[flow/run.sh]
#!/bin/bash
# the make line also repeats each setting of config.mk as NAME=value (left out here)
make -C /OpenROAD-flow-scripts/flow DESIGN_CONFIG=/design/flow/config.mk WORK_HOME=/design/flow/orfs CLKGATE_MAP_FILE= finish
[flow/config.mk]
export PLATFORM = sky130hd
export DESIGN_NAME = SevenSegmentALU
export DESIGN_NICKNAME = SevenSegmentALU
export VERILOG_FILES = /design/flow/design.v
export SDC_FILE = /design/flow/constraint.sdc
export NUM_CORES = 4
export LEC_CHECK = 0
export CAP_MARGIN = 0
export CORE_MARGIN = 2
export CORE_UTILIZATION = 70
export CTS_CLUSTER_DIAMETER = 147
export MAX_ROUTING_LAYER = met4
export PLACE_DENSITY = 0.66
export SETUP_SLACK_MARGIN = -0.42
export SLEW_MARGIN = 20
[flow/constraint.sdc]
create_clock -name core_clock -period 5.8 [get_ports {clk}]
set_input_delay 1.1600 -clock core_clock [delete_from_list [all_inputs] [get_ports {clk}]]
set_output_delay 1.1600 -clock core_clock [all_outputs]
set_load 0.01 [all_outputs]
[flow/design.v]
`timescale 1ns / 1ps
module bcdSubDigit(
    input  [3:0] a,
    input  [3:0] b,
    input  borrowIn,
    output reg [3:0] result,
    output reg     borrowOut
);
    wire [4:0] tempSubBinary = a - b - (borrowIn ? 1'b1 : 1'b0); 
    always @(*) begin
        if (tempSubBinary[4] == 1) begin
            borrowOut = 1;
            result = tempSubBinary + 10; 
        end else begin
            borrowOut = 0;
            result = tempSubBinary[3:0];
        end
    end
endmodule
`timescale 1ns / 1ps
module buttonSyncPulse(
    input  clk,
    input  resetPulse,
    input  button,
    output buttonPulse
);
    parameter DEBOUNCE_CLKS = 240000;
    reg [$clog2(DEBOUNCE_CLKS)-1:0] debounceCounter; 
    reg debouncedButton; 
    always @(posedge clk) begin
        if (~resetPulse) begin 
            debounceCounter <= 0;
            debouncedButton <= 1; 
        end else begin
            if (button != debouncedButton) begin
                if (debounceCounter == (DEBOUNCE_CLKS - 1)) begin
                    debouncedButton <= button; 
                    debounceCounter <= 0; 
                end else begin
                    debounceCounter <= debounceCounter + 1;
                end
            end else begin
                debounceCounter <= 0;
            end
        end
    end
    reg debouncedButtonSync1;
    reg debouncedButtonSync2; 
    always @(posedge clk) begin
        if (~resetPulse) begin 
            debouncedButtonSync1 <= 1;
            debouncedButtonSync2 <= 1;
        end else begin
            debouncedButtonSync1 <= debouncedButton;       
            debouncedButtonSync2 <= debouncedButtonSync1; 
        end
    end
    reg debouncedButtonSync2Delayed; 
    always @(posedge clk) begin
        if (~resetPulse) begin 
            debouncedButtonSync2Delayed <= 1;
        end else begin
            debouncedButtonSync2Delayed <= debouncedButtonSync2; 
        end
    end
    assign buttonPulse = !debouncedButtonSync2 && debouncedButtonSync2Delayed;
endmodule
`timescale 1ns / 1ps
module systemResetHandler(
    input  clk,
    input  reset,
    output resetPulse
);
    parameter DEBOUNCE_CLKS = 240000;
    reg [$clog2(DEBOUNCE_CLKS)-1:0] debounceCounter;
    reg debouncedReset;
    always @(posedge clk) begin 
        if (reset != debouncedReset) begin
            if (debounceCounter == (DEBOUNCE_CLKS - 1)) begin
                debouncedReset <= reset;
                debounceCounter <= 0;
            end else begin
                debounceCounter <= debounceCounter + 1;
            end
        end else begin
            debounceCounter <= 0;
        end
    end
    assign resetPulse = ~debouncedReset; 
endmodule
`timescale 1ns / 1ps
module SevenSegmentALU(
    input clk, 
    input reset,
    input onesBtn, 
    input tensBtn, 
    input hundredsBtn, 
    input sign, 
    input enter, 
    output [6:0] seg,
    output [3:0] anode 
);
    parameter DEBOUNCE_CLKS = 1000;
    wire resetPulse;
    systemResetHandler #(.DEBOUNCE_CLKS(DEBOUNCE_CLKS)) resetHandlerInstance (
        .clk(clk),
        .reset(reset),
        .resetPulse(resetPulse)
    );
    wire onesBtnPulse;
    buttonSyncPulse #(.DEBOUNCE_CLKS(DEBOUNCE_CLKS)) onesBtnGen (
        .clk(clk),
        .resetPulse(resetPulse), 
        .button(onesBtn),
        .buttonPulse(onesBtnPulse)
    );
    wire tensBtnPulse;
    buttonSyncPulse #(.DEBOUNCE_CLKS(DEBOUNCE_CLKS)) tensBtnGen (
        .clk(clk),
        .resetPulse(resetPulse), 
        .button(tensBtn),
        .buttonPulse(tensBtnPulse)
    );
    wire hundredsBtnPulse;
    buttonSyncPulse #(.DEBOUNCE_CLKS(DEBOUNCE_CLKS)) hundredsBtnGen (
        .clk(clk),
        .resetPulse(resetPulse), 
        .button(hundredsBtn),
        .buttonPulse(hundredsBtnPulse)
    );
    wire signPulse;
    buttonSyncPulse #(.DEBOUNCE_CLKS(DEBOUNCE_CLKS)) signBtnGen (
        .clk(clk),
        .resetPulse(resetPulse), 
        .button(sign),
        .buttonPulse(signPulse)
    );
    wire enterPulse;
    buttonSyncPulse #(.DEBOUNCE_CLKS(DEBOUNCE_CLKS)) enterBtnGen (
        .clk(clk),
        .resetPulse(resetPulse), 
        .button(enter),
        .buttonPulse(enterPulse)
    );
    reg [3:0] bcdOnes;
    reg [3:0] bcdTens;
    reg [3:0] bcdHundreds;
    reg [3:0] bcdThousands;
    wire numberOn; 
    wire finished; 
    reg [15:0] firstNumber;
    reg [15:0] secondNumber;
    reg [15:0] sum;
    reg [16:0] carry;
    reg [2:0] state;
    localparam STATE_INPUT_1        = 3'd0;
    localparam STATE_WAIT_1         = 3'd1;
    localparam STATE_INPUT_2        = 3'd2;
    localparam STATE_WAIT_2         = 3'd3;
    localparam STATE_CALC           = 3'd4;
    localparam STATE_UPDATE_DISPLAY = 3'd5;
    localparam STATE_DONE           = 3'd6;
    assign numberOn = (state == STATE_INPUT_2);
    assign finished = (state == STATE_DONE);
    wire [3:0] firstNumberThousandsVal  = firstNumber[15:12];
    wire [3:0] firstNumberHundredsVal = firstNumber[11:8];
    wire [3:0] firstNumberTensVal     = firstNumber[7:4];
    wire [3:0] firstNumberOnesVal     = firstNumber[3:0];
    wire [3:0] secondNumberThousandsVal = secondNumber[15:12];
    wire [3:0] secondNumberHundredsVal  = secondNumber[11:8];
    wire [3:0] secondNumberTensVal      = secondNumber[7:4];
    wire [3:0] secondNumberOnesVal      = secondNumber[3:0];
    reg [3:0] addResultOnes;
    reg [3:0] addResultTens;
    reg [3:0] addResultHundreds;
    reg carryOneAdd;
    reg carryTenAdd;
    reg carryHundredAdd;
    wire [15:0] sameSignCalculatedSum = {firstNumberThousandsVal, addResultHundreds, addResultTens, addResultOnes};
    always @(*) begin 
        if ((firstNumberOnesVal + secondNumberOnesVal) > 9) begin
            addResultOnes = firstNumberOnesVal + secondNumberOnesVal + 6;
            carryOneAdd = 1;
        end else begin
            addResultOnes = firstNumberOnesVal + secondNumberOnesVal;
            carryOneAdd = 0;
        end
        if ((firstNumberTensVal + secondNumberTensVal + carryOneAdd) > 9) begin
            addResultTens = firstNumberTensVal + secondNumberTensVal + carryOneAdd + 6;
            carryTenAdd = 1;
        end else begin
            addResultTens = firstNumberTensVal + secondNumberTensVal + carryOneAdd;
            carryTenAdd = 0;
        end
        if ((firstNumberHundredsVal + secondNumberHundredsVal + carryTenAdd) > 9) begin
            addResultHundreds = firstNumberHundredsVal + secondNumberHundredsVal + carryTenAdd + 6;
            carryHundredAdd = 1;
        end else begin
            addResultHundreds = firstNumberHundredsVal + secondNumberHundredsVal + carryTenAdd;
            carryHundredAdd = 0;
        end
    end
    wire isFirstMagnitudeGreater = (firstNumber[11:0] > secondNumber[11:0]);
    wire areMagnitudesEqual      = (firstNumber[11:0] == secondNumber[11:0]);
    wire [3:0] largerMagnitudeHundreds  = isFirstMagnitudeGreater ? firstNumberHundredsVal : secondNumberHundredsVal;
    wire [3:0] largerMagnitudeTens      = isFirstMagnitudeGreater ? firstNumberTensVal     : secondNumberTensVal;
    wire [3:0] largerMagnitudeOnes      = isFirstMagnitudeGreater ? firstNumberOnesVal     : secondNumberOnesVal;
    wire [3:0] smallerMagnitudeHundreds = isFirstMagnitudeGreater ? secondNumberHundredsVal : firstNumberHundredsVal;
    wire [3:0] smallerMagnitudeTens     = isFirstMagnitudeGreater ? secondNumberTensVal     : firstNumberTensVal;
    wire [3:0] smallerMagnitudeOnes     = isFirstMagnitudeGreater ? secondNumberOnesVal     : firstNumberOnesVal;
    wire [3:0] resultMagnitudeHundreds, resultMagnitudeTens, resultMagnitudeOnes;
    wire borrowOutOnes, borrowOutTens, borrowOutHundreds;
    bcdSubDigit subOnesInstance (
        .a(largerMagnitudeOnes),
        .b(smallerMagnitudeOnes),
        .borrowIn(1'b0),
        .result(resultMagnitudeOnes),
        .borrowOut(borrowOutOnes)
    );
    bcdSubDigit subTensInstance (
        .a(largerMagnitudeTens),
        .b(smallerMagnitudeTens),
        .borrowIn(borrowOutOnes),
        .result(resultMagnitudeTens),
        .borrowOut(borrowOutTens)
    );
    bcdSubDigit subHundredsInstance (
        .a(largerMagnitudeHundreds),
        .b(smallerMagnitudeHundreds),
        .borrowIn(borrowOutTens),
        .result(resultMagnitudeHundreds),
        .borrowOut(borrowOutHundreds)
    );
    wire [3:0] finalSumSign = areMagnitudesEqual ? 15 : (isFirstMagnitudeGreater ? firstNumberThousandsVal : secondNumberThousandsVal);
    wire [15:0] differentSignCalculatedSum = {finalSumSign, resultMagnitudeHundreds, resultMagnitudeTens, resultMagnitudeOnes};
    always @(posedge clk) begin
        if (~resetPulse) begin
            bcdOnes <= 0;
            bcdTens <= 0;
            bcdHundreds <= 0;
            bcdThousands <= 15;
            firstNumber <= 0;
            secondNumber <= 0;
            sum <= 0;
            carry <= 0;
            state <= STATE_INPUT_1;
        end else begin
            case (state)
                STATE_INPUT_1: begin
                    if (enterPulse) begin
                        firstNumber <= {bcdThousands, bcdHundreds, bcdTens, bcdOnes};
                        state <= STATE_WAIT_1;
                    end else begin
                        if (onesBtnPulse) begin
                            if (bcdOnes == 9) begin
                                bcdOnes <= 0;
                            end else begin
                                bcdOnes <= bcdOnes + 1;
                            end
                        end
                        if (tensBtnPulse) begin
                            if (bcdTens == 9) begin
                                bcdTens <= 0;
                            end else begin
                                bcdTens <= bcdTens + 1;
                            end
                        end
                        if (hundredsBtnPulse) begin
                            if (bcdHundreds == 9) begin
                                bcdHundreds <= 0;
                            end else begin
                                bcdHundreds <= bcdHundreds + 1;
                            end
                        end
                        if (signPulse) begin
                            case(bcdThousands)
                                15: bcdThousands <= 14;
                                14: bcdThousands <= 15;
                                default: bcdThousands <= 15;
                            endcase
                        end
                    end
                end
                STATE_WAIT_1: begin
                    if (~enter) begin
                        bcdOnes <= 0;
                        bcdTens <= 0;
                        bcdHundreds <= 0;
                        bcdThousands <= 15;
                        state <= STATE_INPUT_2;
                    end
                end
                STATE_INPUT_2: begin
                    if (enterPulse) begin
                        secondNumber <= {bcdThousands, bcdHundreds, bcdTens, bcdOnes};
                        state <= STATE_WAIT_2;
                    end else begin
                        if (onesBtnPulse) begin
                            if (bcdOnes == 9) begin
                                bcdOnes <= 0;
                            end else begin
                                bcdOnes <= bcdOnes + 1;
                            end
                        end
                        if (tensBtnPulse) begin
                            if (bcdTens == 9) begin
                                bcdTens <= 0;
                            end else begin
                                bcdTens <= bcdTens + 1;
                            end
                        end
                        if (hundredsBtnPulse) begin
                            if (bcdHundreds == 9) begin
                                bcdHundreds <= 0;
                            end else begin
                                bcdHundreds <= bcdHundreds + 1;
                            end
                        end
                        if (signPulse) begin
                            case(bcdThousands)
                                15: bcdThousands <= 14;
                                14: bcdThousands <= 15;
                                default: bcdThousands <= 15;
                            endcase
                        end
                    end
                end
                STATE_WAIT_2: begin
                    if (~enter) begin
                        state <= STATE_CALC;
                    end
                end
                STATE_CALC: begin
                    if (firstNumberThousandsVal == secondNumberThousandsVal) begin
                        sum <= sameSignCalculatedSum;
                        carry[16] <= carryHundredAdd;
                    end else begin 
                        sum <= differentSignCalculatedSum;
                        carry <= 0;
                    end
                    state <= STATE_UPDATE_DISPLAY;
                end
                STATE_UPDATE_DISPLAY: begin
                    bcdOnes <= sum[3:0];
                    bcdTens <= sum[7:4];
                    bcdHundreds <= sum[11:8];
                    bcdThousands <= sum[15:12];
                    state <= STATE_DONE;
                end
                STATE_DONE: begin
                end
            endcase
        end
    end
    parameter MUX_COUNT_MAX = 3000;
    reg [11:0] muxClkCounter;
    reg muxPulse;
    reg [1:0] digitSelector;
    reg [3:0] currentDisplayBcd;
    reg [3:0] anodeOutputReg;
    assign anode = anodeOutputReg;
    always @(posedge clk) begin
        if (~resetPulse) begin
            muxClkCounter <= 0;
            muxPulse <= 0;
            digitSelector <= 0;
            anodeOutputReg <= 4'b1111;
            currentDisplayBcd <= 0;
        end else begin
            if (muxClkCounter == MUX_COUNT_MAX - 1) begin
                muxClkCounter <= 0;
                muxPulse <= 1;
                digitSelector <= digitSelector + 1;
            end else begin
                muxClkCounter <= muxClkCounter + 1;
                muxPulse <= 0;
            end
            if (muxPulse) begin
                case (digitSelector)
                    2'd0: begin
                        anodeOutputReg <= 4'b1110;
                        currentDisplayBcd <= bcdOnes;
                    end
                    2'd1: begin
                        anodeOutputReg <= 4'b1101;
                        currentDisplayBcd <= bcdTens;
                    end
                    2'd2: begin
                        anodeOutputReg <= 4'b1011;
                        currentDisplayBcd <= bcdHundreds;
                    end
                    2'd3: begin
                        anodeOutputReg <= 4'b0111;
                        currentDisplayBcd <= bcdThousands;
                    end
                endcase
            end
        end
    end
    reg [6:0] segOutReg;
    assign seg = segOutReg;
    always @(*) begin
        case(currentDisplayBcd)
            4'b0000: segOutReg = 7'b0111111;
            4'b0001: segOutReg = 7'b0000110;
            4'b0010: segOutReg = 7'b1011011;
            4'b0011: segOutReg = 7'b1001111;
            4'b0100: segOutReg = 7'b1100110;
            4'b0101: segOutReg = 7'b1101101;
            4'b0110: segOutReg = 7'b1111101;
            4'b0111: segOutReg = 7'b0000111;
            4'b1000: segOutReg = 7'b1111111;
            4'b1001: segOutReg = 7'b1101111;
            4'b1110: segOutReg = 7'b1000000;
            4'b1111: segOutReg = 7'b0000000;
            default: segOutReg = 7'b0000000;
        endcase
    end
endmodule
==> out/qor.yml, run 1 <==
final_timing:
  timing.fmax_mhz: 177.3
  slew_headroom: 0.4436
  setup_viol: 0
  timing.hold.ws_ns: 0.4099
  hold_violations: 0
  finClkSkew_ns: 0.006094
  tightestPinTransition_ns: 0.8325
  drv_slew: 0
  fin_crit_ns: 5.639
  period_used_share: 0.9723
yosys:
  adder_share: 0.09796
  edf_count: 1
  flop_cell: "dfxtp_1"
  muxShareOfSynthArea: 0.02168
  ys_cells: 1060
  syn-cell-area_sq_mm: 0.009120
  synth-async-reset-ratio: 0
  yosysUniqueCellTypes: 68
  ys_sh_simple: 0.2177
  synth_top_area_share: 0.3951
  syn_avg_cell_area_sq_um: 8.604
  ys_top_cells_by_area: "dfxtp_1 (40%), ha_1 (7.8%), xnor2_1 (5.8%), nor2_1 (5.6%), nand2_1 (5.2%)"
  synthAoiAreaFrac: 0.1384
  synth_top_cell_by_area: "dfxtp_1"
  ys_ff: 181
  synth_nets: 1133
  synth_top_cell_by_count: "dfxtp_1"
  synthCells: 1060
  ys_seq_share: 0.3984
  ys_sh_xor: 0.08808
  yosys_area_sq_mm: 0.009120
  ys_top_logic_family: "simple AND/OR/NAND/NOR gates"
  yosysWarnings: 4
  synthTopCellsByCount: "dfxtp_1 (180), nor2_1 (136), nand2_1 (126)"
worst_setup_path:
  crit_path_max_incr_delay_ns: 0.51
  r2r_end: "sum[11]"
  crit_top_cell: "fa_1"
  path_class: "flop to flop"
  r2r_slack_ns: 0.16
  setup.worst_path.start: "secondNumber[10]"
  reg2reg_from: "secondNumber[10]"
  critPathTopFamily: "adder cells"
  path_buffers: 3
  endpoint: "sum[11]"
  critical_path.max_fanout: 9
  cp.arrival_ns: 5.97
  crit_slowest_cell: "ha_1"
  worstSetupPathDepth: 24
  startpoint_type: "flop"
  end_kind: "flop"
  worst_r2r_path_depth: 24
  worstPathRequired_ns: 6.13
  crit_chain: "inv_1 -> ha_1 -> nand4_4 -> a211o_1 -> a31oi_4 -> mux2i_1 -> ha_1 -> a211oi_2 -> o31a_4 -> fa_1 -> inv_1 -> fa_1 -> nand2b_1 -> a21oi_1 -> xnor2_2 -> fa_1 -> inv_1 -> fa_1 -> nand2b_1 -> a21oi_1 -> xnor2_2 -> or3_1 -> mux2i_1 -> o21ai_1"
global_routing:
  grt_first_pass_wirelength_mm: 32.69
  antenna_found_initial: 0
  grt_overflow: 0
  track_usage: 0.2970
  grt_pass1_vias: 6954
  grt_max_degree: 70
worst_hold_path:
  min_path_cells: 1
  hold_end: "tensBtnGen.debouncedButtonSync2"
  hp-class: "flop to flop"
  min_from: "tensBtnGen.debouncedButtonSync1"
drt:
  antenna_left: 0
  first_pass_iters: 5
  routedWlPerCell_microns: 15.36
  vias: 7200
  drtIter0Drc: 567
  via_per_inst: 5.751
  wl_mm: 19.23
  n_antenna_cell: 0
  drc: 0
finish:
  layout.nets: 1140
  finalInstanceArea_sq_mm: 0.01003
  n_fill_cell: 902
  stdcell_count: 1252
  area_growth_pct: 9.974
clocking:
  ctsResizeCount: 0
  cts.sinks: 181
  htree_levels: 4
  cts_hold_buf: 0
  clkLatencyLatePin_ns: 0.44
  cts_buffer_depth: 2
  numCtsBuffers: 17
  cts_root_buf: "clkbuf_16"
  clk_transition_reported_paths_ns: 0.07
  post-cts-setup-buffers: 0
  cts_tree: "built"
power:
  pg_seq_mw: 1.25
  power_frac_clock: 0.489
  ir_drop_uv: 266.7
  switching_share: 0.2136
  p_sw_mw: 0.5292
  power_mw: 2.478
  cell_internal_pwr_mw: 1.948
  p_clk_mw: 1.21
  p_comb_frac: 0.007
  leakagePower_nw: 3.688
  power_leader: "sequential cells"
  seqPwrFrac: 0.504
  comb-power_mw: 0.0174
  power.density_mw_per_mm2: 247.0
run_status:
  status: "no timing/DRC/antenna violations"
place:
  numPortBuffers: 17
  dp_hpwl_mm: 13.24
  dpl-instance-area_sq_mm: 0.009405
  gp_congestion: 0.9028
  dp.cells: 1220
die:
  io_pins: 18
  coreArea_sq_mm: 0.01267
  row_count: 41
  die_h_microns: 118.1
  fp.dieW_microns: 118.1
  die_area_sq_mm: 0.01396
  initCoreUtil: 0.7198
run:
  tool_warnings: 50
  max_cap_viol_count: 0
per-stage QoR:
| step | utilization | setup slack, ns | TNS (ns) |
|---|---|---|---|
| CTS | 0.7915 | 0.1772 | 0 |
| floorplan | - | 0.4400 | 0 |
| global route | 0.7915 | -0.1646 | -0.4619 |
| finish | 0.7915 | 0.1607 | 0 |
| detailed placement | 0.7423 | 0.1700 | 0 |
| global placement | 0.7423 | 0.3311 | 0 |
per-layer routing:
layer | vias up | global-route usage | routed length [microns]
met3 | 33 | 0.06853 | 950
met4 | 0 | 0.1024 | 410
met2 | 176 | 0.4837 | 9141
met5 | - | - | 0
met1 | 3365 | 0.3639 | 8730
li1 | 3626 | - | -
layout make-up:
cell class	count	area, sq um	share of cell area
Clock buffer	18	429.2	0.04279
Clock inverter	14	195.2	0.01946
Inverter	53	198.9	0.01984
Multi-Input combinational cell	791	5142	0.5127
Timing Repair Buffer	23	215.2	0.02146
Sequential cell	181	3633	0.3623
Tap cell	172	215.2	0.02146
==> run 2, diff against run 1 <==
Settings changed: ABC_AREA set to 1, CAP_MARGIN 0 to 20, CORE_ASPECT_RATIO set to 1.46, CORE_UTILIZATION 70 to 72, CTS_CLUSTER_DIAMETER 147 to 399, CTS_CLUSTER_SIZE set to 98, MAX_ROUTING_LAYER met4 to not set, PLACE_DENSITY 0.66 to 0.36, SETUP_SLACK_MARGIN -0.42 to 0.87, TNS_END_PERCENT set to 10.
Clock period 5.8 ns to 3.59 ns, I/O delays scaled along.
==> run 2 against run 1 <==
Now fails the layout checks on negative setup slack. Highest routed layer unchanged. First-iteration DRC count shrank 9.7%. Power up 56%. Routed wire length grew 14%. Global-route usage increased by 2.3 points. Critical path type unchanged. Largest power group unchanged. Maximum frequency up 21%. Final area increased by 8.8%. Hold slack gained 0.0020 ns.
==> out/qor.yml, run 2 <==
power:
  cell_internal_pwr_mw: 2.963  # +52%
  p_comb_frac: 0.008  # about the same
  power_leader: "sequential cells"
  comb-power_mw: 0.0291
  power_frac_clock: 0.472  # -0.017
  ir_drop_uv: 278.3  # +4.4%
  p_sw_mw: 0.9120  # +72%
  leakagePower_nw: 4.770  # +29%
  switching_share: 0.2353  # +0.02174
  pg_seq_mw: 2.02  # +62%
  power_mw: 3.875  # +56%
  power.density_mw_per_mm2: 355.2  # +44%
  seqPwrFrac: 0.521  # +0.017
  p_clk_mw: 1.83  # +51%
die:
  row_count: 49  # +20%
  coreArea_sq_mm: 0.01238  # -2.3%
  io_pins: 18  # unchanged
  initCoreUtil: 0.7442  # +0.02443
  die_h_microns: 140.7  # +19%
  die_area_sq_mm: 0.01374  # -1.6%
  fp.dieW_microns: 97.64  # -17%
worst_setup_path:
  reg2reg_from: "secondNumber[9]"
  worst_r2r_path_depth: 33  # +38%
  r2r_slack_ns: -1.08  # -1.24 ns
  crit_top_cell: "inv_2"
  cp.arrival_ns: 5.05  # -0.92 ns
  endpoint: "sum[11]"
  crit_path_max_incr_delay_ns: 0.45  # -0.06 ns
  worstPathRequired_ns: 3.96  # -2.17 ns
  r2r_end: "sum[11]"
  critical_path.max_fanout: 3  # -6
  worstSetupPathDepth: 33  # +38%
  path_class: "flop to flop"
  setup.worst_path.start: "secondNumber[9]"
  crit_slowest_cell: "fa_2"
  path_buffers: 8  # +5
  startpoint_type: "flop"
  end_kind: "flop"
  critPathTopFamily: "adder cells"
place:
  dp_hpwl_mm: 14.66  # +11%
  dpl-instance-area_sq_mm: 0.01014  # +7.9%
  gp_congestion: 0.9108  # +0.89%
  pre_cts_slack_ns: -1.105  # -1.275 ns
  numPortBuffers: 17  # unchanged
  dp.cells: 1449  # +19%
final_timing:
  setup_viol: 7  # +7
  setup_tns_ns: -3.534  # -3.534 ns
  period_used_share: 1.302  # +0.3295
  setup_slack_ns: -1.084  # -1.244 ns
  slew_headroom: 0.3206  # -0.1231
  drv_slew: 0  # unchanged
  rsz0062_at_grt: "true"
  hold_violations: 0  # unchanged
  tightestPinTransition_ns: 1.017  # +0.1842 ns
  timing.fmax_mhz: 214.0  # +21%
  finClkSkew_ns: 0.01349  # +0.007397 ns
  fin_crit_ns: 4.674  # -0.9657 ns
  timing.hold.ws_ns: 0.4120  # +0.002023 ns
yosys:
  syn-cell-area_sq_mm: 0.009216  # +1.1%
  synth_top_area_share: 0.3910  # -0.004130
  ys_ff: 181  # unchanged
  synth_nets: 1303  # +15%
  yosysUniqueCellTypes: 51  # -25%
  synth-async-reset-ratio: 0  # unchanged
  synthAoiAreaFrac: 0.1762  # +0.03779
  yosys_area_sq_mm: 0.009216  # +1.1%
  ys_top_cells_by_area: "dfxtp_1 (39%), nand2_1 (8.3%), ha_1 (7.7%), a21oi_1 (7.4%), inv_1 (7.3%)"
  ys_sh_xor: 0.02281  # -0.06527
  synth_top_cell_by_count: "nand2_1"
  edf_count: 1  # unchanged
  ys_seq_share: 0.3942  # -0.004165
  ys_sh_simple: 0.2225  # +0.004783
  synth_top_cell_by_area: "dfxtp_1"
  muxShareOfSynthArea: 0  # -0.02168
  syn_avg_cell_area_sq_um: 7.493  # -13%
  synthTopCellsByCount: "nand2_1 (203), dfxtp_1 (180), inv_1 (179)"
  adder_share: 0.09693  # -0.001024
  yosysWarnings: 4  # unchanged
  synthCells: 1230  # +16%
  flop_cell: "dfxtp_1"
  ys_top_logic_family: "simple AND/OR/NAND/NOR gates"
  ys_cells: 1230  # +16%
clocking:
  clk_transition_reported_paths_ns: 0.08  # about the same
  cts.sinks: 181  # unchanged
  htree_levels: 4  # unchanged
  numCtsBuffers: 17  # unchanged
  cts_root_buf: "clkbuf_16"
  cts_buffer_depth: 2  # unchanged
  cts_tree: "built"
  clkLatencyLatePin_ns: 0.44  # about the same
finish:
  post-route-util: 0.8810  # +0.08944
  finalInstanceArea_sq_mm: 0.01091  # +8.8%
  stdcell_count: 1484  # +19%
  area_growth_pct: 18.38
  layout.nets: 1391  # +22%
drt:
  via_per_inst: 5.746  # about the same
  vias: 8527  # +18%
  drtIter0Drc: 512  # -9.7%
  first_pass_iters: 7  # +2
  wl_met3_microns: 927  # -2.4%
  routed.top_layer: "met4"
  drc: 0  # unchanged
  met2_length_mm: 11.65  # +27%
  m1WireLength_mm: 8.652  # -0.89%
  wl_mm: 22.02  # +14%
  routedWlPerCell_microns: 14.84  # -3.4%
  n_antenna_cell: 0  # unchanged
  antenna_left: 0  # unchanged
run_status:
  so.violations: "negative setup slack"
  status: "finished with violations"
global_routing:
  grt_max_degree: 62  # -11%
  grt_first_pass_wirelength_mm: 36.67  # +12%
  track_usage: 0.3199  # +0.02280
  antenna_found_initial: 0  # unchanged
  grt_pass1_vias: 8308  # +19%
  grt_overflow: 0  # unchanged
worst_hold_path:
  min_path_cells: 1  # unchanged
  min_from: "hundredsBtnGen.debouncedButtonSync1"
  hold_end: "hundredsBtnGen.debouncedButtonSync2"
  hp-class: "flop to flop"
run:
  tool_warnings: 53  # +6.0%
  max_cap_viol_count: 0  # unchanged
## run 2: cell type report
class | instances | area [sq um]
clock buffers | 18 | 429.2
fillers | 673 | 1474
inverters | 181 | 679.4
flip-flops and latches | 181 | 3649
well taps | 153 | 191.4
repair buffers | 97 | 774.5
clock inverters | 14 | 161.4
multi-input cells | 840 | 5026
## run 2: layer usage
layer / vias to the layer above / global-route usage
met3: 79 / 0.05107
met4: 0 / 0.1418
li1: 4230 / -
met1: 3985 / 0.3496
met5: - / 0
met2: 233 / 0.6029
## run 2: repair_timing
item | in CTS | in global routing
buffers inserted | 1 | 2
gates resized | 33 | 8
pin swaps | 23 | 20
endpoints found under the setup margin | 14 | 14
hold buffers | 0 | 0
==> run 3, diff against run 2 <==
Settings changed: ABC_AREA 1 to not set, CORE_ASPECT_RATIO 1.46 to not set, CTS_CLUSTER_DIAMETER 399 to not set, CTS_CLUSTER_SIZE 98 to not set, PLACE_DENSITY 0.36 to not set, SETUP_SLACK_MARGIN 0.87 to not set, TNS_END_PERCENT 10 to not set.
Clock period 3.59 ns to 5.88 ns, I/O delays scaled along.
==> run 3 against run 2 <==
The run now finishes clean. Cell count shrank 16%. Register-to-register slack gained 1.3 ns. Hold slack lost 0.0054 ns. First-iteration DRC count grew 13%. Sequential power shrank 39%. Sequential share of layout area grew 2.9 points. Non-clock buffer count shrank 75. Global-route usage shrank 3.1 points. Worst setup slack gained 1.3 ns. Count of clock-buffer cells in the layout grew 2. Utilization shrank 8.2 points. Critical endpoint unchanged.
==> out/qor.yml, run 3 <==
drt:
  first_pass_iters: 6  # -1
  drc: 0  # unchanged
  via_per_inst: 5.751  # about the same
  drtIter0Drc: 578  # +13%
  vias: 7195  # -16%
  antenna_left: 0  # unchanged
  wl_mm: 19.25  # -13%
  n_antenna_cell: 0  # unchanged
  routedWlPerCell_microns: 15.39  # +3.7%
finish:
  layout.nets: 1139  # -18%
  area_growth_pct: 9.700
  post-route-util: 0.7993  # -0.08171
yosys:
  synthTopCellsByCount: "dfxtp_1 (180), nor2_1 (136), nand2_1 (126)"
  ys_sh_xor: 0.08808  # +0.06527
  yosys_area_sq_mm: 0.009120  # -1.0%
  syn_avg_cell_area_sq_um: 8.604  # +15%
  ys_ff: 181  # unchanged
  edf_count: 1  # unchanged
  synth_nets: 1133  # -13%
  synth_top_cell_by_area: "dfxtp_1"
  ys_top_logic_family: "simple AND/OR/NAND/NOR gates"
  muxShareOfSynthArea: 0.02168  # +0.02168
  synth_top_area_share: 0.3951  # +0.004130
  yosysUniqueCellTypes: 68  # +33%
  syn-cell-area_sq_mm: 0.009120  # -1.0%
  synth-async-reset-ratio: 0  # unchanged
  ys_seq_share: 0.3984  # +0.004165
  ys_sh_simple: 0.2177  # -0.004783
  synthAoiAreaFrac: 0.1384  # -0.03779
  ys_top_cells_by_area: "dfxtp_1 (40%), ha_1 (7.8%), xnor2_1 (5.8%), nor2_1 (5.6%), nand2_1 (5.2%)"
  synth_top_cell_by_count: "dfxtp_1"
  adder_share: 0.09796  # +0.001024
  synthCells: 1060  # -14%
  ys_cells: 1060  # -14%
  yosysWarnings: 4  # unchanged
  flop_cell: "dfxtp_1"
clocking:
  numCtsBuffers: 17  # unchanged
  htree_levels: 4  # unchanged
  clk_transition_reported_paths_ns: 0.07  # about the same
  cts.sinks: 181  # unchanged
  clkLatencyLatePin_ns: 0.43  # about the same
  cts_hold_buf: 0  # unchanged
  cts_root_buf: "clkbuf_16"
  cts_tree: "built"
  cts_buffer_depth: 2  # unchanged
final_timing:
  drv_slew: 0  # unchanged
  timing.hold.ws_ns: 0.4065  # -0.005429 ns
  slew_headroom: 0.4210  # +0.1004
  setup_tns_ns: 0  # +3.534 ns
  rsz0062_at_grt: "true"
  period_used_share: 0.9655  # -0.3364
  setup_viol: 0  # -7
  finClkSkew_ns: 0.008539  # -0.004952 ns
  timing.fmax_mhz: 176.2  # -18%
  hold_violations: 0  # unchanged
  tightestPinTransition_ns: 0.8685  # -0.1482 ns
  fin_crit_ns: 5.677  # +1.003 ns
place:
  numPortBuffers: 17  # unchanged
  dp_hpwl_mm: 13.06  # -11%
  gp_congestion: 0.9401  # +3.2%
global_routing:
  grt_busiest_layer: "met2"
  grt_first_pass_wirelength_mm: 30.94  # -16%
  grt_pass1_vias: 6591  # -21%
  gr-usage-met2: 0.5027  # -0.1002
  grt_use_met3: 0.06227  # +0.01121
  grt_max_degree: 65  # +4.8%
  track_usage: 0.2889  # -0.03094
  antenna_found_initial: 0  # unchanged
  grt_overflow: 0  # unchanged
  met1_usage: 0.3566  # +0.006988
worst_setup_path:
  crit_chain: "inv_1 -> ha_1 -> o211ai_1 -> a211o_1 -> a31oi_4 -> mux2i_2 -> ha_1 -> a211oi_2 -> o31a_4 -> fa_1 -> inv_1 -> fa_1 -> nand2b_1 -> a21oi_1 -> xnor2_2 -> fa_1 -> inv_1 -> fa_1 -> nand2b_1 -> a21oi_2 -> xnor2_2 -> or3_1 -> mux2i_1 -> o21ai_1"
  worstPathRequired_ns: 6.20  # +2.24 ns
  crit_top_cell: "fa_1"
  cp.arrival_ns: 6.00  # +0.95 ns
  r2r_slack_ns: 0.20  # +1.29 ns
  worstSetupPathDepth: 24  # -27%
  crit_slowest_cell: "ha_1"
  critical_path.max_fanout: 7  # +4
  endpoint: "sum[11]"
  reg2reg_from: "secondNumber[2]"
  startpoint_type: "flop"
  crit_path_max_incr_delay_ns: 0.47  # +0.02 ns
  setup.worst_path.start: "secondNumber[2]"
  end_kind: "flop"
  path_class: "flop to flop"
  worst_r2r_path_depth: 24  # -27%
  r2r_end: "sum[11]"
  critPathTopFamily: "adder cells"
  path_buffers: 3  # -5
power:
  power_frac_clock: 0.474  # +0.002
  p_clk_mw: 1.13  # -38%
  seqPwrFrac: 0.519  # -0.002
  power_leader: "sequential cells"
  p_comb_frac: 0.007  # about the same
  leakagePower_nw: 3.663  # -23%
  comb-power_mw: 0.0166
  p_sw_mw: 0.5023  # -45%
  ir_drop_uv: 238.3  # -14%
  cell_internal_pwr_mw: 1.873  # -37%
  switching_share: 0.2114  # -0.02393
  power_mw: 2.376  # -39%
  power.density_mw_per_mm2: 237.5  # -33%
  pg_seq_mw: 1.23  # -39%
worst_hold_path:
  min_path_cells: 1  # unchanged
  hold_end: "onesBtnGen.debouncedButtonSync2"
  min_from: "onesBtnGen.debouncedButtonSync1"
  hp-class: "flop to flop"
die:
  die_h_microns: 116.5  # -17%
  initCoreUtil: 0.7286  # -0.01558
  fp.dieW_microns: 116.5  # +19%
  die_area_sq_mm: 0.01358  # -1.1%
  coreArea_sq_mm: 0.01252  # +1.1%
  io_pins: 18  # unchanged
  row_count: 41  # -16%
run_status:
  status: "no timing/DRC/antenna violations"
run:
  max_cap_viol_count: 0  # unchanged
  tool_warnings: 51  # -3.8%
[run 3: area by class of cell]
| class | count | area (sq um) |
|---|---|---|
| multi-input combinational | 791 | 5165 |
| timing repair buffer | 22 | 207.7 |
| clock buffer | 20 | 436.7 |
| inverter | 53 | 198.9 |
| fill | 875 | 2512 |
| sequential | 181 | 3633 |
| tap | 172 | 215.2 |
| clock inverter | 12 | 147.6 |
[run 3: routing by layer]
metal  wire (microns)  share of wire
met2             9176           0.48
met3              980          0.051
met1             8611           0.45
met5                0              0
met4              482          0.025
[run 3: timing repair]
action,4_1_cts,5_1_grt
resized,0,5
buffers inserted,0,1
setup endpoints to repair,0,3
[run 3: metrics by stage]
| step | area, sq um | setup slack (ns) | std cells |
|---|---|---|---|
| 6_report | 10000 | 0.2031 | 1251 |
| 4_1_cts | 9975 | 0.1451 | 1250 |
| 2_1_floorplan | 9120 | 0.5200 | 1060 |
| 3_5_place_dp | 9390 | 0.1647 | 1218 |
| 3_3_place_gp | 9390 | 0.3984 | 1218 |
| 5_1_grt | 10000 | -0.06430 | 1251 |
==> run 4, diff against run 3 <==
Settings changed: ABC_AREA set to 0, CELL_PAD_IN_SITES_GLOBAL_PLACEMENT set to 0, CORE_ASPECT_RATIO set to 1.21, CORE_UTILIZATION 72 to 70, CTS_CLUSTER_SIZE set to 41, GPL_TIMING_DRIVEN set to 1, SETUP_SLACK_MARGIN set to 1.0, SLEW_MARGIN 20 to 0, TNS_END_PERCENT set to 95.
Clock period 5.88 ns to 3.92 ns, I/O delays scaled along.
==> run 4 against run 3 <==
The layout now fails its checks (negative setup slack). Power up 52%. Critical path depth grew 1. Utilization grew 7.3 points. Clock skew rose by 0.0020 ns. Area after synthesis unchanged. Clock power grew 53%. Register-to-register slack lost 1.4 ns. Routed wire length rose by 20%. Maximum frequency rose by 12%. Final area grew 9.9%. Global-route usage rose by 3.9 points. Critical path type unchanged.
==> out/qor.yml, run 4 <==
global_routing:
  gr-usage-met2: 0.5638  # +0.06110
  grt_use_met3: 0.06338  # +0.001107
  grt_overflow: 0  # unchanged
  grt_first_pass_wirelength_mm: 36.14  # +17%
  track_usage: 0.3282  # +0.03932
  grt_pass1_vias: 7721  # +17%
  grt_max_degree: 46  # -29%
  grt_busiest_layer: "met2"
  met1_usage: 0.3779  # +0.02128
  antenna_found_initial: 0  # unchanged
clocking:
  numCtsBuffers: 17  # unchanged
  htree_levels: 4  # unchanged
  cts_buffer_depth: 2  # unchanged
  clkLatencyLatePin_ns: 0.43  # about the same
  cts_root_buf: "clkbuf_16"
  cts.sinks: 181  # unchanged
  cts_tree: "built"
  cts_hold_buf: 0  # unchanged
  clk_transition_reported_paths_ns: 0.07  # about the same
final_timing:
  finClkSkew_ns: 0.01056  # +0.002022 ns
  setup_viol: 7  # +7
  hold_violations: 0  # unchanged
  timing.hold.ws_ns: 0.4135  # +0.007016 ns
  fin_crit_ns: 5.076  # -0.6004 ns
  setup_tns_ns: -4.666  # -4.666 ns
  setup_slack_ns: -1.156  # -1.360 ns
  slew_headroom: 0.3776  # -0.04339
  drv_slew: 0  # unchanged
  period_used_share: 1.295  # +0.3296
  timing.fmax_mhz: 197.0  # +12%
  tightestPinTransition_ns: 0.9336  # +0.06508 ns
  rsz0062_at_grt: "true"
power:
  comb-power_mw: 0.0258
  leakagePower_nw: 4.206  # +15%
  seqPwrFrac: 0.513  # -0.006
  pg_seq_mw: 1.85  # +50%
  power_leader: "sequential cells"
  ir_drop_uv: 321.4  # +35%
  cell_internal_pwr_mw: 2.842  # +52%
  p_sw_mw: 0.7595  # +51%
  power_frac_clock: 0.480  # +0.006
  power.density_mw_per_mm2: 327.4  # +38%
  switching_share: 0.2109  # -0.0005297
  p_comb_frac: 0.007  # about the same
  p_clk_mw: 1.73  # +53%
  power_mw: 3.602  # +52%
yosys:
  syn_avg_cell_area_sq_um: 8.604  # unchanged
  edf_count: 1  # unchanged
  yosysWarnings: 4  # unchanged
  synthAoiAreaFrac: 0.1384  # unchanged
  synth_top_cell_by_area: "dfxtp_1"
  synth_top_cell_by_count: "dfxtp_1"
  muxShareOfSynthArea: 0.02168  # unchanged
  ys_sh_xor: 0.08808  # unchanged
  yosys_area_sq_mm: 0.009120  # unchanged
  synthCells: 1060  # unchanged
  ys_top_logic_family: "simple AND/OR/NAND/NOR gates"
  ys_cells: 1060  # unchanged
  ys_sh_simple: 0.2177  # unchanged
  adder_share: 0.09796  # unchanged
  yosysUniqueCellTypes: 68  # unchanged
  ys_top_cells_by_area: "dfxtp_1 (40%), ha_1 (7.8%), xnor2_1 (5.8%), nor2_1 (5.6%), nand2_1 (5.2%)"
  ys_ff: 181  # unchanged
  syn-cell-area_sq_mm: 0.009120  # unchanged
  synth-async-reset-ratio: 0  # unchanged
  synth_nets: 1133  # unchanged
  flop_cell: "dfxtp_1"
  ys_seq_share: 0.3984  # unchanged
  synth_top_area_share: 0.3951  # unchanged
  synthTopCellsByCount: "dfxtp_1 (180), nor2_1 (136), nand2_1 (126)"
worst_hold_path:
  hold_end: "hundredsBtnGen.debouncedButtonSync2"
  hp-class: "flop to flop"
  min_path_cells: 1  # unchanged
  min_from: "hundredsBtnGen.debouncedButtonSync1"
worst_setup_path:
  r2r_end: "sum[10]"
  reg2reg_from: "secondNumber[1]"
  worst_r2r_path_depth: 25  # +4.2%
  critical_path.max_fanout: 4  # -3
  crit_slowest_cell: "a211o_1"
  crit_path_max_incr_delay_ns: 0.37  # -0.10 ns
  setup.worst_path.start: "secondNumber[1]"
  r2r_slack_ns: -1.16  # -1.36 ns
  crit_top_cell: "fa_2"
  critPathTopFamily: "AND-OR/OR-AND gates"
  path_class: "flop to flop"
  worstSetupPathDepth: 25  # +4.2%
  startpoint_type: "flop"
  cp.arrival_ns: 5.41  # -0.59 ns
  endpoint: "sum[10]"
  end_kind: "flop"
  worstPathRequired_ns: 4.26  # -1.94 ns
  path_buffers: 4  # +1
finish:
  post-route-util: 0.8721  # +0.07284
  area_growth_pct: 20.61
  stdcell_count: 1341  # +7.2%
  n_fill_cell: 648  # -26%
  finalInstanceArea_sq_mm: 0.01100  # +9.9%
  comb_area_sq_mm: 0.005400  # +4.6%
  seqCellArea_sq_mm: 0.003641  # +0.21%
  layout.nets: 1237  # +8.6%
run_status:
  status: "finished with violations"
  so.violations: "negative setup slack"
place:
  dp.cells: 1295  # +6.3%
  numPortBuffers: 17  # unchanged
  dp_hpwl_mm: 14.56  # +11%
  pre_cts_slack_ns: -1.227  # -1.392 ns
  dpl-instance-area_sq_mm: 0.01007  # +7.3%
  gp_congestion: 0.9359  # -0.45%
drt:
  antenna_left: 0  # unchanged
  vias: 7989  # +11%
  n_antenna_cell: 0  # unchanged
  routedWlPerCell_microns: 17.23  # +12%
  drc: 0  # unchanged
  drtIter0Drc: 703  # +22%
  wl_mm: 23.11  # +20%
  first_pass_iters: 10  # +4
  via_per_inst: 5.957  # +3.6%
die:
  initCoreUtil: 0.7231  # -0.005493
  die_h_microns: 129.6  # +11%
  fp.dieW_microns: 107.8  # -7.5%
  coreArea_sq_mm: 0.01261  # +0.76%
  die_area_sq_mm: 0.01396  # +2.8%
  io_pins: 18  # unchanged
  row_count: 45  # +9.8%
run:
  tool_warnings: 53  # +3.9%
  max_cap_viol_count: 0  # unchanged
## run 4: what timing repair did
action                                  CTS  global route
buffers inserted                         11             3
resized                                  27            12
endpoints found under the setup margin   10            12
pin swaps                                28            16
## run 4: cell type report
| cell class | count | area share |
|---|---|---|
| clock buffers | 20 | 0.04152 |
| clock inverters | 12 | 0.01297 |
| inverters | 53 | 0.01809 |
| multi-input cells | 791 | 0.4910 |
| flip-flops and latches | 181 | 0.3310 |
| well taps | 164 | 0.01866 |
| repair buffers | 120 | 0.08679 |
## run 4: layer usage
metal / share of wire / vias to the layer above / wire [microns]
met1: 0.40 / 3752 / 9167
met3: 0.061 / 108 / 1415
met4: 0.053 / 0 / 1217
li1: - / 3815 / -
met5: 0 / - / 0
met2: 0.49 / 314 / 11310
==> run 5, diff against run 4 <==
Settings changed: ABC_AREA 0 to not set, CELL_PAD_IN_SITES_GLOBAL_PLACEMENT 0 to not set, CORE_ASPECT_RATIO 1.21 to not set, CORE_UTILIZATION 70 to 40, CTS_CLUSTER_SIZE 41 to not set, GPL_TIMING_DRIVEN 1 to not set, SETUP_SLACK_MARGIN 1.0 to -0.36, SLEW_MARGIN 0 to 20, TNS_END_PERCENT 95 to not set.
Clock period 3.92 ns to 6.23 ns, I/O delays scaled along.
==> run 5 against run 4 <==
The run now finishes clean. Sequential power shrank 37%. Global-route usage fell by 16 points. Worst setup slack gained 1.7 ns. Power shrank 37%. First-iteration DRC count down 26%. Count of clock-buffer cells in the layout down 1. Critical path type unchanged.
==> out/qor.yml, run 5 <==
finish:
  n_fill_cell: 2138  # +230%
  layout.nets: 1137  # -8.1%
  post-route-util: 0.4504  # -0.4217
  area_growth_pct: 11.13
worst_setup_path:
  critPathTopFamily: "adder cells"
  crit_slowest_cell: "ha_1"
  worst_r2r_path_depth: 24  # -4.0%
  critical_path.max_fanout: 9  # +5
  endpoint: "sum[11]"
  crit_path_max_incr_delay_ns: 0.52  # +0.15 ns
  r2r_end: "sum[11]"
  setup.worst_path.start: "secondNumber[10]"
  r2r_slack_ns: 0.50  # +1.66 ns
  end_kind: "flop"
  worstPathRequired_ns: 6.55  # +2.29 ns
  path_buffers: 3  # -1
  crit_chain: "inv_1 -> ha_1 -> nand4_4 -> a211o_1 -> a31oi_4 -> mux2i_1 -> ha_1 -> a211oi_2 -> o31a_4 -> fa_1 -> inv_1 -> fa_1 -> nand2b_1 -> a21oi_1 -> xnor2_2 -> fa_1 -> inv_1 -> fa_1 -> nand2b_1 -> a21oi_1 -> xnor2_2 -> or3_1 -> mux2i_1 -> o21ai_1"
  cp.arrival_ns: 6.05  # +0.64 ns
  reg2reg_from: "secondNumber[10]"
  crit_top_cell: "fa_1"
  worstSetupPathDepth: 24  # -4.0%
  startpoint_type: "flop"
  path_class: "flop to flop"
drt:
  n_antenna_cell: 0  # unchanged
  drtIter0Drc: 519  # -26%
  via_per_inst: 5.117  # -14%
  wl_mm: 18.99  # -18%
  routedWlPerCell_microns: 13.94  # -19%
  antenna_left: 0  # unchanged
  vias: 6969  # -13%
  first_pass_iters: 5  # -5
  drc: 0  # unchanged
yosys:
  flop_cell: "dfxtp_1"
  syn_avg_cell_area_sq_um: 8.604  # unchanged
  muxShareOfSynthArea: 0.02168  # unchanged
  synthCells: 1060  # unchanged
  ys_seq_share: 0.3984  # unchanged
  synthAoiAreaFrac: 0.1384  # unchanged
  yosysUniqueCellTypes: 68  # unchanged
  yosys_area_sq_mm: 0.009120  # unchanged
  synth_top_cell_by_area: "dfxtp_1"
  yosysWarnings: 4  # unchanged
  adder_share: 0.09796  # unchanged
  ys_top_cells_by_area: "dfxtp_1 (40%), ha_1 (7.8%), xnor2_1 (5.8%), nor2_1 (5.6%), nand2_1 (5.2%)"
  synthTopCellsByCount: "dfxtp_1 (180), nor2_1 (136), nand2_1 (126)"
  ys_sh_xor: 0.08808  # unchanged
  ys_cells: 1060  # unchanged
  synth_top_area_share: 0.3951  # unchanged
  ys_sh_simple: 0.2177  # unchanged
  synth_nets: 1133  # unchanged
  ys_ff: 181  # unchanged
  edf_count: 1  # unchanged
  ys_top_logic_family: "simple AND/OR/NAND/NOR gates"
  syn-cell-area_sq_mm: 0.009120  # unchanged
  synth-async-reset-ratio: 0  # unchanged
  synth_top_cell_by_count: "dfxtp_1"
power:
  leakagePower_nw: 3.661  # -13%
  power_frac_clock: 0.485  # +0.005
  power.density_mw_per_mm2: 225.6  # -31%
  p_comb_frac: 0.007  # about the same
  p_clk_mw: 1.11  # -36%
  comb-power_mw: 0.0159
  p_sw_mw: 0.5216  # -31%
  seqPwrFrac: 0.508  # -0.005
  cell_internal_pwr_mw: 1.765  # -38%
  pg_seq_mw: 1.16  # -37%
  switching_share: 0.2281  # +0.01726
  ir_drop_uv: 221.6  # -31%
  power_leader: "sequential cells"
die:
  fp.dieW_microns: 155.0  # +44%
  coreArea_sq_mm: 0.02250  # +78%
  io_pins: 18  # unchanged
  row_count: 55  # +22%
  die_area_sq_mm: 0.02402  # +72%
  initCoreUtil: 0.4053  # -0.3178
  die_h_microns: 155.0  # +20%
run_status:
  status: "no timing/DRC/antenna violations"
clocking:
  clk_transition_reported_paths_ns: 0.07  # about the same
  htree_levels: 4  # unchanged
  cts_buffer_depth: 2  # unchanged
  cts_hold_buf: 0  # unchanged
  ctsResizeCount: 0  # -100%
  cts_tree: "built"
  post-cts-setup-buffers: 0  # -11
  cts_root_buf: "clkbuf_16"
  numCtsBuffers: 17  # unchanged
  cts.sinks: 181  # unchanged
  clkLatencyLatePin_ns: 0.44  # about the same
global_routing:
  grt_first_pass_wirelength_mm: 32.69  # -9.5%
  antenna_found_initial: 0  # unchanged
  track_usage: 0.1660  # -0.1623
  grt_pass1_vias: 6681  # -13%
  grt_overflow: 0  # unchanged
  grt_max_degree: 62  # +35%
final_timing:
  timing.fmax_mhz: 174.7  # -11%
  fin_crit_ns: 5.725  # +0.6486 ns
  slew_headroom: 0.3758  # -0.001824
  drv_slew: 0  # unchanged
  hold_violations: 0  # unchanged
  period_used_share: 0.9189  # -0.3761
  rsz0062_at_grt: "false"
  setup_viol: 0  # -7
  tightestPinTransition_ns: 0.9351  # +0.001456 ns
  setup_tns_ns: 0  # +4.666 ns
  finClkSkew_ns: 0.01394  # +0.003382 ns
worst_hold_path:
  min_from: "onesBtnGen.debouncedButtonSync1"
  min_path_cells: 1  # unchanged
  hold_end: "onesBtnGen.debouncedButtonSync2"
  hp-class: "flop to flop"
run:
  tool_warnings: 48  # -9.4%
  max_cap_viol_count: 0  # unchanged
place:
  dp_hpwl_mm: 13.16  # -9.6%
  numPortBuffers: 17  # unchanged
  gp_congestion: 0.8932  # -4.6%
run 5: per-layer routing:
| layer | vias to the layer above | share of wire | global-route usage |
|---|---|---|---|
| li1 | 3618 | - | - |
| met1 | 3206 | 0.50 | 0.2260 |
| met2 | 121 | 0.45 | 0.2688 |
| met3 | 24 | 0.034 | 0.02730 |
| met4 | 0 | 0.018 | 0.05511 |
| met5 | - | 0 | 0 |
run 5: area by class of cell:
class / count / area (sq um) / share of cell area
well taps: 285 / 356.6 / 0.03519
multi-input cells: 791 / 5142 / 0.5074
repair buffers: 20 / 192.7 / 0.01901
inverters: 53 / 198.9 / 0.01963
flip-flops and latches: 181 / 3633 / 0.3585
clock inverters: 13 / 156.4 / 0.01543
clock buffers: 19 / 454.2 / 0.04481
run 5: stage by stage:
stage / worst slack [ns] / std cells / hold WS, ns / total power [mW] / instance area (sq um)
final: 0.5050 / 1362 / 0.4134 / 2.286 / 10130
after global routing: 0.07752 / 1362 / 0.4410 / 2.361 / 10130
after CTS: 0.5060 / 1362 / 0.4193 / 2.317 / 10130
after detailed placement: 0.5483 / 1330 / 0.3945 / 1.206 / 9524
after global placement: 0.6641 / 1330 / 0.3935 / 1.206 / 9524
after floorplan: 0.8700 / 1060 / 0.3895 / 1.198 / 9120
==> run 6, diff against run 5 <==
Settings changed: ABC_AREA set to 1, CAP_MARGIN 20 to 30, CELL_PAD_IN_SITES_GLOBAL_PLACEMENT set to 3, CORE_MARGIN 2 to 4, CTS_CLUSTER_SIZE set to 43, GPL_ROUTABILITY_DRIVEN set to 1, GPL_TIMING_DRIVEN set to 0, HOLD_SLACK_MARGIN set to 0.21, MIN_ROUTING_LAYER set to met2, SETUP_SLACK_MARGIN -0.36 to not set, SLEW_MARGIN 20 to 35, TNS_END_PERCENT set to 35.
Clock period 6.23 ns to 10.0 ns, I/O delays scaled along.
==> run 6 against run 5 <==
Via count up 59%. Sequential power down 38%. Maximum frequency down 1.4%. Hold slack worse by 0.0051 ns. Power down 38%. Die size up 6.3%. Synthesized cell count up 16%. Largest cell class unchanged.
==> out/qor.yml, run 6 <==
run_status:
  status: "no timing/DRC/antenna violations"
clocking:
  cts_hold_buf: 0  # unchanged
  ctsResizeCount: 0  # unchanged
  clk_transition_reported_paths_ns: 0.07  # about the same
  cts.sinks: 181  # unchanged
  post-cts-setup-buffers: 0  # unchanged
  cts_tree: "built"
  clkLatencyLatePin_ns: 0.44  # about the same
  cts_root_buf: "clkbuf_16"
  htree_levels: 4  # unchanged
  numCtsBuffers: 17  # unchanged
  cts_buffer_depth: 2  # unchanged
drt:
  drtIter0Drc: 1262  # +140%
  wl_met3_mm: 9.240  # +1300%
  routedWlPerCell_microns: 14.84  # +6.4%
  met2_length_mm: 12.72  # +50%
  antenna_left: 0  # unchanged
  routed.top_layer: "met4"
  m1WireLength_microns: 0  # -100%
  n_antenna_cell: 0  # unchanged
  wl_mm: 23.23  # +22%
  first_pass_iters: 14  # +9
  drc: 0  # unchanged
  via_per_inst: 7.061  # +38%
  vias: 11050  # +59%
final_timing:
  finClkSkew_ns: 0.009223  # -0.004720 ns
  hold_violations: 0  # unchanged
  setup_viol: 0  # unchanged
  fin_crit_ns: 5.807  # +0.08152 ns
  period_used_share: 0.5807  # -0.3383
  slew_headroom: 0.4623  # +0.08655
  setup_tns_ns: 0  # unchanged
  rsz0062_at_grt: "false"
  drv_slew: 0  # unchanged
  timing.fmax_mhz: 172.2  # -1.4%
  tightestPinTransition_ns: 0.8030  # -0.1321 ns
place:
  numPortBuffers: 17  # unchanged
  dp.cells: 1532  # +15%
  gp_congestion: 0.8474  # -5.1%
  dp_hpwl_mm: 16.96  # +29%
  dpl-instance-area_sq_mm: 0.009743  # +2.3%
power:
  p_sw_mw: 0.3150  # -40%
  switching_share: 0.2225  # -0.005597
  power_frac_clock: 0.480  # -0.005
  leakagePower_nw: 4.400  # +20%
  power.density_mw_per_mm2: 137.0  # -39%
  ir_drop_uv: 118.4  # -47%
  seqPwrFrac: 0.512  # +0.004
  p_comb_frac: 0.008  # about the same
  comb-power_mw: 0.0107
  power_leader: "sequential cells"
  cell_internal_pwr_mw: 1.101  # -38%
  p_clk_mw: 0.680  # -39%
  pg_seq_mw: 0.725  # -38%
yosys:
  synth_top_cell_by_area: "dfxtp_1"
  syn-cell-area_sq_mm: 0.009216  # +1.1%
  ys_cells: 1230  # +16%
  synth-async-reset-ratio: 0  # unchanged
  yosysWarnings: 4  # unchanged
  ys_sh_simple: 0.2225  # +0.004783
  ys_ff: 181  # unchanged
  yosys_area_sq_mm: 0.009216  # +1.1%
  synthTopCellsByCount: "nand2_1 (203), dfxtp_1 (180), inv_1 (179)"
  synth_nets: 1303  # +15%
  yosysUniqueCellTypes: 51  # -25%
  synth_top_cell_by_count: "nand2_1"
  ys_top_logic_family: "simple AND/OR/NAND/NOR gates"
  ys_seq_share: 0.3942  # -0.004165
  muxShareOfSynthArea: 0  # -0.02168
  syn_avg_cell_area_sq_um: 7.493  # -13%
  edf_count: 1  # unchanged
  ys_top_cells_by_area: "dfxtp_1 (39%), nand2_1 (8.3%), ha_1 (7.7%), a21oi_1 (7.4%), inv_1 (7.3%)"
  adder_share: 0.09693  # -0.001024
  synth_top_area_share: 0.3910  # -0.004130
  flop_cell: "dfxtp_1"
  ys_sh_xor: 0.02281  # -0.06527
  synthCells: 1230  # +16%
  synthAoiAreaFrac: 0.1762  # +0.03779
worst_setup_path:
  worstSetupPathDepth: 32  # +33%
  critPathTopFamily: "adder cells"
  r2r_slack_ns: 4.19  # +3.69 ns
  path_class: "flop to flop"
  reg2reg_from: "secondNumber[11]"
  startpoint_type: "flop"
  worst_r2r_path_depth: 32  # +33%
  path_buffers: 8  # +5
  worstPathRequired_ns: 10.37  # +3.82 ns
  crit_top_cell: "inv_1"
  crit_path_max_incr_delay_ns: 0.46  # -0.06 ns
  crit_slowest_cell: "fa_1"
  critical_path.max_fanout: 10  # +1
  r2r_end: "sum[11]"
  cp.arrival_ns: 6.17  # +0.12 ns
  end_kind: "flop"
  endpoint: "sum[11]"
  setup.worst_path.start: "secondNumber[11]"
finish:
  finalInstanceArea_sq_mm: 0.01033  # +1.9%
  area_growth_pct: 12.08
  stdcell_count: 1565  # +15%
  post-route-util: 0.4563  # +0.005884
  layout.nets: 1340  # +18%
worst_hold_path:
  min_path_cells: 1  # unchanged
  min_from: "signBtnGen.debouncedButtonSync1"
  hp-class: "flop to flop"
  hold_end: "signBtnGen.debouncedButtonSync2"
global_routing:
  grt_first_pass_wirelength_mm: 36.61  # +12%
  track_usage: 0.2653  # +0.09935
  antenna_found_initial: 0  # unchanged
  grt_overflow: 0  # unchanged
  grt_pass1_vias: 11330  # +70%
  grt_max_degree: 17  # -73%
run:
  tool_warnings: 50  # +4.2%
  max_cap_viol_count: 0  # unchanged
die:
  io_pins: 18  # unchanged
  coreArea_sq_mm: 0.02264  # +0.61%
  die_h_microns: 159.8  # +3.1%
  row_count: 55  # unchanged
  initCoreUtil: 0.4071  # +0.001792
  fp.dieW_microns: 159.8  # +3.1%
  die_area_sq_mm: 0.02553  # +6.3%
run 6: final cells by class:
type | instances | area, sq um
fillers | 2357 | 12310
multi-input cells | 840 | 4778
flip-flops and latches | 181 | 3633
inverters | 181 | 679.4
clock buffers | 19 | 432.9
well taps | 285 | 356.6
repair buffers | 18 | 175.2
clock inverters | 13 | 148.9
plain buffers | 28 | 125.1
run 6: per-layer routing:
| layer | global-route usage | vias to the layer above |
|---|---|---|
| met2 | 0.3117 | 2689 |
| met3 | 0.3755 | 157 |
| met1 | - | 4113 |
| met5 | 0.01705 | - |
| li1 | - | 4092 |
| met4 | 0.05592 | 0 |
run 6: stage by stage:
stage | total power, mW | worst slack [ns] | hold slack [ns]
2_1_floorplan | 0.7472 | 5.027 | 0.3895
3_3_place_gp | 0.7520 | 4.178 | 0.3905
3_5_place_dp | 0.7521 | 4.203 | 0.3940
4_1_cts | 1.428 | 4.167 | 0.4099
5_1_grt | 1.463 | 3.717 | 0.4280
6_report | 1.416 | 4.193 | 0.4083
==> run 7, diff against run 6 <==
Settings changed: ABC_AREA 1 to not set, CAP_MARGIN 30 to 20, GPL_ROUTABILITY_DRIVEN 1 to 0, GPL_TIMING_DRIVEN 0 to 1, HOLD_SLACK_MARGIN 0.21 to 0.17.
==> run 7 against run 6 <==
Cell count down 13%. Routed wire length down 8.1%. Global-route usage down 1.3 points. Count of clock-buffer cells in the layout down 2. Final area down 1.9%. Maximum frequency down 7.8%. Non-clock buffer count down 26. Sequential share of layout area up 0.70 points. Via count down 12%.
==> out/qor.yml, run 7 <==
run_status:
  status: "no timing/DRC/antenna violations"
clocking:
  post-cts-setup-buffers: 0  # unchanged
  cts_buffer_depth: 2  # unchanged
  cts_hold_buf: 0  # unchanged
  cts.sinks: 181  # unchanged
  clk_transition_reported_paths_ns: 0.08  # about the same
  numCtsBuffers: 17  # unchanged
  clkLatencyLatePin_ns: 0.43  # about the same
  ctsResizeCount: 0  # unchanged
  htree_levels: 4  # unchanged
  cts_tree: "built"
  cts_root_buf: "clkbuf_16"
final_timing:
  period_used_share: 0.6298  # +0.04919
  hold_violations: 0  # unchanged
  fin_crit_ns: 6.298  # +0.4919 ns
  drv_slew: 0  # unchanged
  setup_tns_ns: 0  # unchanged
  timing.fmax_mhz: 158.8  # -7.8%
  finClkSkew_ns: 0.009917  # +0.0006948 ns
  tightestPinTransition_ns: 0.9447  # +0.1417 ns
  rsz0062_at_grt: "false"
  setup_viol: 0  # unchanged
  slew_headroom: 0.3702  # -0.09212
worst_setup_path:
  crit_chain: "inv_1 -> ha_1 -> nand4_4 -> a211o_1 -> a31oi_4 -> mux2i_1 -> ha_1 -> a211oi_2 -> o31a_4 -> fa_1 -> inv_1 -> fa_1 -> nand2b_1 -> a21oi_1 -> xnor2_2 -> fa_1 -> inv_1 -> fa_1 -> nand2b_1 -> a21oi_1 -> xnor2_2 -> or3_1 -> mux2i_1 -> o21ai_1"
  cp.arrival_ns: 6.61  # +0.44 ns
  startpoint_type: "flop"
  setup.worst_path.start: "secondNumber[10]"
  crit_slowest_cell: "a31oi_4"
  critPathTopFamily: "adder cells"
  crit_top_cell: "fa_1"
  end_kind: "flop"
  r2r_end: "sum[11]"
  reg2reg_from: "secondNumber[10]"
  critical_path.max_fanout: 17  # +7
  worstPathRequired_ns: 10.32  # -0.05 ns
  endpoint: "sum[11]"
  path_class: "flop to flop"
  r2r_slack_ns: 3.70  # -0.49 ns
  worstSetupPathDepth: 24  # -25%
  path_buffers: 3  # -5
  worst_r2r_path_depth: 24  # -25%
  crit_path_max_incr_delay_ns: 0.56  # +0.10 ns
worst_hold_path:
  min_path_cells: 1  # unchanged
  hold_end: "enterBtnGen.debouncedButtonSync2"
  min_from: "enterBtnGen.debouncedButtonSync1"
  hp-class: "flop to flop"
drt:
  via_per_inst: 7.180  # +1.7%
  first_pass_iters: 5  # -9
  n_antenna_cell: 0  # unchanged
  drc: 0  # unchanged
  vias: 9736  # -12%
  drtIter0Drc: 888  # -30%
  antenna_left: 0  # unchanged
  routedWlPerCell_microns: 15.74  # +6.0%
  wl_mm: 21.34  # -8.1%
yosys:
  edf_count: 1  # unchanged
  synthTopCellsByCount: "dfxtp_1 (180), nor2_1 (136), nand2_1 (126)"
  ys_top_cells_by_area: "dfxtp_1 (40%), ha_1 (7.8%), xnor2_1 (5.8%), nor2_1 (5.6%), nand2_1 (5.2%)"
  adder_share: 0.09796  # +0.001024
  yosysUniqueCellTypes: 68  # +33%
  ys_sh_simple: 0.2177  # -0.004783
  synth-async-reset-ratio: 0  # unchanged
  synthAoiAreaFrac: 0.1384  # -0.03779
  ys_sh_xor: 0.08808  # +0.06527
  syn-cell-area_sq_mm: 0.009120  # -1.0%
  ys_seq_share: 0.3984  # +0.004165
  yosysWarnings: 4  # unchanged
  ys_cells: 1060  # -14%
  ys_top_logic_family: "simple AND/OR/NAND/NOR gates"
  yosys_area_sq_mm: 0.009120  # -1.0%
  synthCells: 1060  # -14%
  synth_top_area_share: 0.3951  # +0.004130
  synth_top_cell_by_count: "dfxtp_1"
  synth_nets: 1133  # -13%
  muxShareOfSynthArea: 0.02168  # +0.02168
  ys_ff: 181  # unchanged
  synth_top_cell_by_area: "dfxtp_1"
  flop_cell: "dfxtp_1"
  syn_avg_cell_area_sq_um: 8.604  # +15%
die:
  die_h_microns: 159.0  # -0.50%
  coreArea_sq_mm: 0.02209  # -2.4%
  row_count: 54  # -1.8%
  fp.dieW_microns: 159.0  # -0.50%
  die_area_sq_mm: 0.02528  # -0.99%
  initCoreUtil: 0.4128  # +0.005714
  io_pins: 18  # unchanged
power:
  seqPwrFrac: 0.505  # -0.007
  comb-power_mw: 0.0103
  leakagePower_nw: 3.669  # -17%
  power.density_mw_per_mm2: 141.5  # +3.3%
  pg_seq_mw: 0.724  # about the same
  switching_share: 0.2415  # +0.01892
  p_sw_mw: 0.3461  # +9.9%
  power_frac_clock: 0.488  # +0.008
  ir_drop_uv: 76.15  # -36%
  power_leader: "sequential cells"
  cell_internal_pwr_mw: 1.087  # -1.2%
  p_comb_frac: 0.007  # about the same
  p_clk_mw: 0.699  # +3%
run:
  max_cap_viol_count: 0  # unchanged
  tool_warnings: 50  # unchanged
global_routing:
  grt_pass1_vias: 10640  # -6.1%
  antenna_found_initial: 0  # unchanged
  grt_overflow: 0  # unchanged
  grt_max_degree: 70  # +53
  track_usage: 0.2520  # -0.01330
  grt_first_pass_wirelength_mm: 34.93  # -4.6%
finish:
  post-route-util: 0.4584  # +0.002173
  layout.nets: 1137  # -15%
  n_fill_cell: 2202  # -6.6%
  area_growth_pct: 11.06
place:
  dp_hpwl_mm: 14.41  # -15%
  numPortBuffers: 17  # unchanged
run 7: through the flow:
stage                     cell area [sq um]  hold WS (ns)  power, mW  setup slack [ns]  instances
after floorplan                        9120        0.3895     0.7464             4.640       1060
after global placement                 9518        0.3925     0.7514             3.860       1325
after detailed placement               9518        0.3966     0.7514             3.705       1325
after CTS                             10130        0.4207      1.447             3.682       1356
after global routing                  10130        0.4434      1.489             3.188       1356
final                                 10130        0.4157      1.434             3.702       1356
run 7: routing by layer:
metal	wire [microns]	GRT usage	vias up
met5	0	0.01894	-
met4	732	0.04142	0
met3	9123	0.3754	87
met2	11480	0.2873	2467
met1	0	-	3602
li1	-	-	3580
run 7: layout make-up:
| type | instances | area, sq um | share of cell area |
|---|---|---|---|
| Multi-Input combinational cell | 791 | 5144 | 0.5078 |
| Sequential cell | 181 | 3633 | 0.3587 |
| Clock buffer | 17 | 425.4 | 0.04200 |
| Tap cell | 280 | 350.3 | 0.03459 |
| Inverter | 53 | 198.9 | 0.01964 |
| Timing Repair Buffer | 20 | 192.7 | 0.01902 |
| Clock inverter | 14 | 183.9 | 0.01816 |
Power is estimated from default activity; no workload was simulated.
